==> inputs of lagoon <==
## bicubic
module bicubic(clk, rst, act, in, out_0, out_1, out_2, out_3);
	input clk,rst,act;
	input [7:0] in;
  wire oooooooooooooooo;
	wire [7:0] in_0,in_1,in_2,in_3;   
	output [7:0] out_0, out_1, out_2, out_3;
	wire [1:0] ooooooooooo;
	wire[14:0] x_weight_sum_0;
	wire[14:0] x_weight_sum_1;
	wire[14:0] x_weight_sum_2;
	wire[14:0] x_weight_sum_3;
	wire[7:0] y_weight_sum_0;	
	wire[7:0] y_weight_sum_1;
	wire[7:0] y_weight_sum_2;
	wire[7:0] y_weight_sum_3;
	 input_array A(.clk(clk), .rst(rst), .act(act), .in(in),
					.out_0(in_3), .out_1(in_2), .out_2(in_1), .out_3(in_0));
	reg[14:0] array0_0 [3:0];
	reg[14:0] array0_1 [3:0];
	reg[14:0] array1_0 [3:0];
	reg[14:0] array1_1 [3:0];
	reg[14:0] array2_0 [3:0];
	reg[14:0] array2_1 [3:0];
	reg[14:0] array3_0 [3:0];
	reg[14:0] array3_1 [3:0];
	reg[1:0] mux_sel;
	reg switch;
	wire[14:0] dm0_0_0, dm0_1_0, dm0_2_0, dm0_3_0, 				
					  dm0_0_1, dm0_1_1, dm0_2_1, dm0_3_1,
 					 dm1_0_0, dm1_1_0, dm1_2_0, dm1_3_0, 
					 dm1_0_1, dm1_1_1, dm1_2_1, dm1_3_1,
 					 dm2_0_0, dm2_1_0, dm2_2_0, dm2_3_0, 
					 dm2_0_1, dm2_1_1, dm2_2_1, dm2_3_1,
 					 dm3_0_0, dm3_1_0, dm3_2_0, dm3_3_0, 
					 dm3_0_1, dm3_1_1, dm3_2_1, dm3_3_1;
  wire[14:0]  array0_0_0, array0_1_0, array0_2_0, array0_3_0, 					
					  array0_0_1, array0_1_1, array0_2_1, array0_3_1,
 					 array1_0_0, array1_1_0, array1_2_0, array1_3_0, 
					 array1_0_1, array1_1_1, array1_2_1, array1_3_1,
 					 array2_0_0, array2_1_0, array2_2_0, array2_3_0, 
					 array2_0_1, array2_1_1, array2_2_1, array2_3_1,
 					 array3_0_0, array3_1_0, array3_2_0, array3_3_0, 
					 array3_0_1, array3_1_1, array3_2_1, array3_3_1;
	wire[14:0]  y_in0_0,y_in0_1,y_in0_2,y_in0_3,				
					  y_in1_0,y_in1_1,y_in1_2,y_in1_3,
  ...
clock: 10.0 ns
lec_check: 0
cap_margin: 10
cell_pad_in_sites_detail_placement: 1
cell_pad_in_sites_global_placement: 2
core_aspect_ratio: 1.27
core_margin: 2
core_utilization: 59
cts_cluster_size: 21
gpl_routability_driven: 0
gpl_timing_driven: 0
max_routing_layer: met5
setup_slack_margin: 0.5
slew_margin: 20
run.sh (not shown) runs the stock make flow with config.mk's settings and CLKGATE_MAP_FILE=.
==> tundra (differences from lagoon) <==
ABC_AREA = 1   (was default)
CAP_MARGIN = 20   (was 10)
CORE_ASPECT_RATIO = 0.72   (was 1.27)
CORE_MARGIN = 4   (was 2)
CORE_UTILIZATION = 55   (was 59)
CTS_CLUSTER_SIZE = 80   (was 21)
GPL_ROUTABILITY_DRIVEN = default   (was 0)
MIN_ROUTING_LAYER = met2   (was default)
SETUP_SLACK_MARGIN = 3.26   (was 0.5)
TNS_END_PERCENT = 15   (was default)
==> flow/constraint.sdc (replaced) <==
create_clock -name core_clock -period 11.9 [get_ports {clk}]
set_input_delay 2.3800 -clock core_clock [delete_from_list [all_inputs] [get_ports {clk}]]
set_output_delay 2.3800 -clock core_clock [all_outputs]
set_load 0.01 [all_outputs]
==> juniper (differences from lagoon) <==
CAP_MARGIN = 20   (was 10)
CELL_PAD_IN_SITES_DETAIL_PLACEMENT = default   (was 1)
CELL_PAD_IN_SITES_GLOBAL_PLACEMENT = default   (was 2)
CORE_ASPECT_RATIO = default   (was 1.27)
CTS_CLUSTER_SIZE = default   (was 21)
GPL_ROUTABILITY_DRIVEN = default   (was 0)
GPL_TIMING_DRIVEN = default   (was 0)
MAX_ROUTING_LAYER = default   (was met5)
SETUP_SLACK_MARGIN = default   (was 0.5)
==> flow/constraint.sdc (replaced) <==
create_clock -name core_clock -period 7.29 [get_ports {clk}]
set_input_delay 1.4580 -clock core_clock [delete_from_list [all_inputs] [get_ports {clk}]]
set_output_delay 1.4580 -clock core_clock [all_outputs]
set_load 0.01 [all_outputs]
==> results.cfg <==
; generated from flow reports
[status]
status = complete, no violations

[job]
warnings = 60

[floorplanning]
die_y_um = 333

[logic_synthesis]
fa_ha_area_frac = 0.229

[worst_setup_path]
slowest_delay_ps = 550
cp.depth = 28

[clock_tree]
numCtsBuffers = 84

[hold_path]
holdCritStartpoint = A.input_array_0[2][1]$_DFFE_PP_

[drt]
wl_met3_mm = 13.9
The numbers above come from lagoon.

==> results.cfg <==
; generated from flow reports
[drt]
wl_met3_mm = 6.79

[floorplanning]
num_tap_cells = 1144
core.rowCount = 107
die_y_um = 296

[worst_setup_path]
crit_buf_inv = 2
cp.depth = 15

[status]
status = complete, no violations

[layout]
nets = 5267

[clock_tree]
numCtsBuffers = 92

[timing]
holdWs_ps = 440
The numbers above come from juniper.

==> results.cfg <==
; yosys + openroad results
[status]
status = stopped before the end
stop_stage = 5_1_grt
error = [ERROR GRT-0116] Global routing finished with congestion. Check the congestion regions in the DRC Viewer.

[logic_synthesis]
synth_nets = 6076
ys_cells = 5324
logic_family = adder cells
fa_ha_area_frac = 0.220

[floorplanning]
ios = 43
die_y_um = 270

[global_routing]
grt.busiest_layer = met3

[clock_tree]
numCtsBuffers = 86
The numbers above come from tundra.


* * *

==> trial 40 <==
bicubic again, from the RTL that the note above started with.
Settings: LEC_CHECK=0, ABC_AREA=1, CAP_MARGIN=20, CELL_PAD_IN_SITES_DETAIL_PLACEMENT=2, CELL_PAD_IN_SITES_GLOBAL_PLACEMENT=1, CORE_ASPECT_RATIO=0.96, CORE_MARGIN=4, CORE_UTILIZATION=43, CTS_CLUSTER_DIAMETER=175, CTS_CLUSTER_SIZE=19, GPL_ROUTABILITY_DRIVEN=0, GPL_TIMING_DRIVEN=1, HOLD_SLACK_MARGIN=0.07, MAX_ROUTING_LAYER=met4, MIN_ROUTING_LAYER=met2, PLACE_DENSITY=0.45, SLEW_MARGIN=35; clock period 8.31 ns.
==> inputs of build 41, as changes to trial 40 <==
==> flow/config.mk (replaced) <==
export PLATFORM = sky130hd
export DESIGN_NAME = bicubic
export DESIGN_NICKNAME = bicubic
export VERILOG_FILES = /design/flow/design.v
export SDC_FILE = /design/flow/constraint.sdc
export NUM_CORES = 4
export LEC_CHECK = 0
export CAP_MARGIN = 10
export CORE_MARGIN = 2
export CORE_UTILIZATION = 72
export SLEW_MARGIN = 20
==> flow/constraint.sdc (replaced) <==
create_clock -name core_clock -period 5.24 [get_ports {clk}]
set_input_delay 1.0480 -clock core_clock [delete_from_list [all_inputs] [get_ports {clk}]]
set_output_delay 1.0480 -clock core_clock [all_outputs]
set_load 0.01 [all_outputs]
==> run summary <==
Notes from the flow run.

Route:
- The run puts the total number of vias at 40065.

Status:
- The violated checks flagged are setup timing.
- The run finished, with violations left.

Synth:
- The run gives the aoi/oai-family share of the synthesized area as a little over a tenth.
- The run gives the total cells reported by yosys after synthesis as around 4400.
- The run gives the number of cells produced by synthesis as between 4000 and 5000.

Final timing:
- Setup violations remaining at the end of the flow were counted as 46.
- The run gives the final worst-path setup slack as -459 ps.

Placed design:
- Detailed placement reports a standard cell area of 55800 µm².
# the run above: build 41

==> run summary <==
Notes from the flow run.

Synth:
- The run gives the number of cells produced by synthesis as between 5000 and 6000.
- The run puts the total cells reported by yosys after synthesis at around 5300.
- The run puts the mean instance size in the synthesized netlist at 9.86 µm².

Route:
- The run puts the total number of vias at around 54000.

Final timing:
- The run puts the total setup violations reported at the end of the flow at 0.

Status:
- The flow ran to the end and the layout has no timing, DRC or antenna violations.
# the run above: trial 40

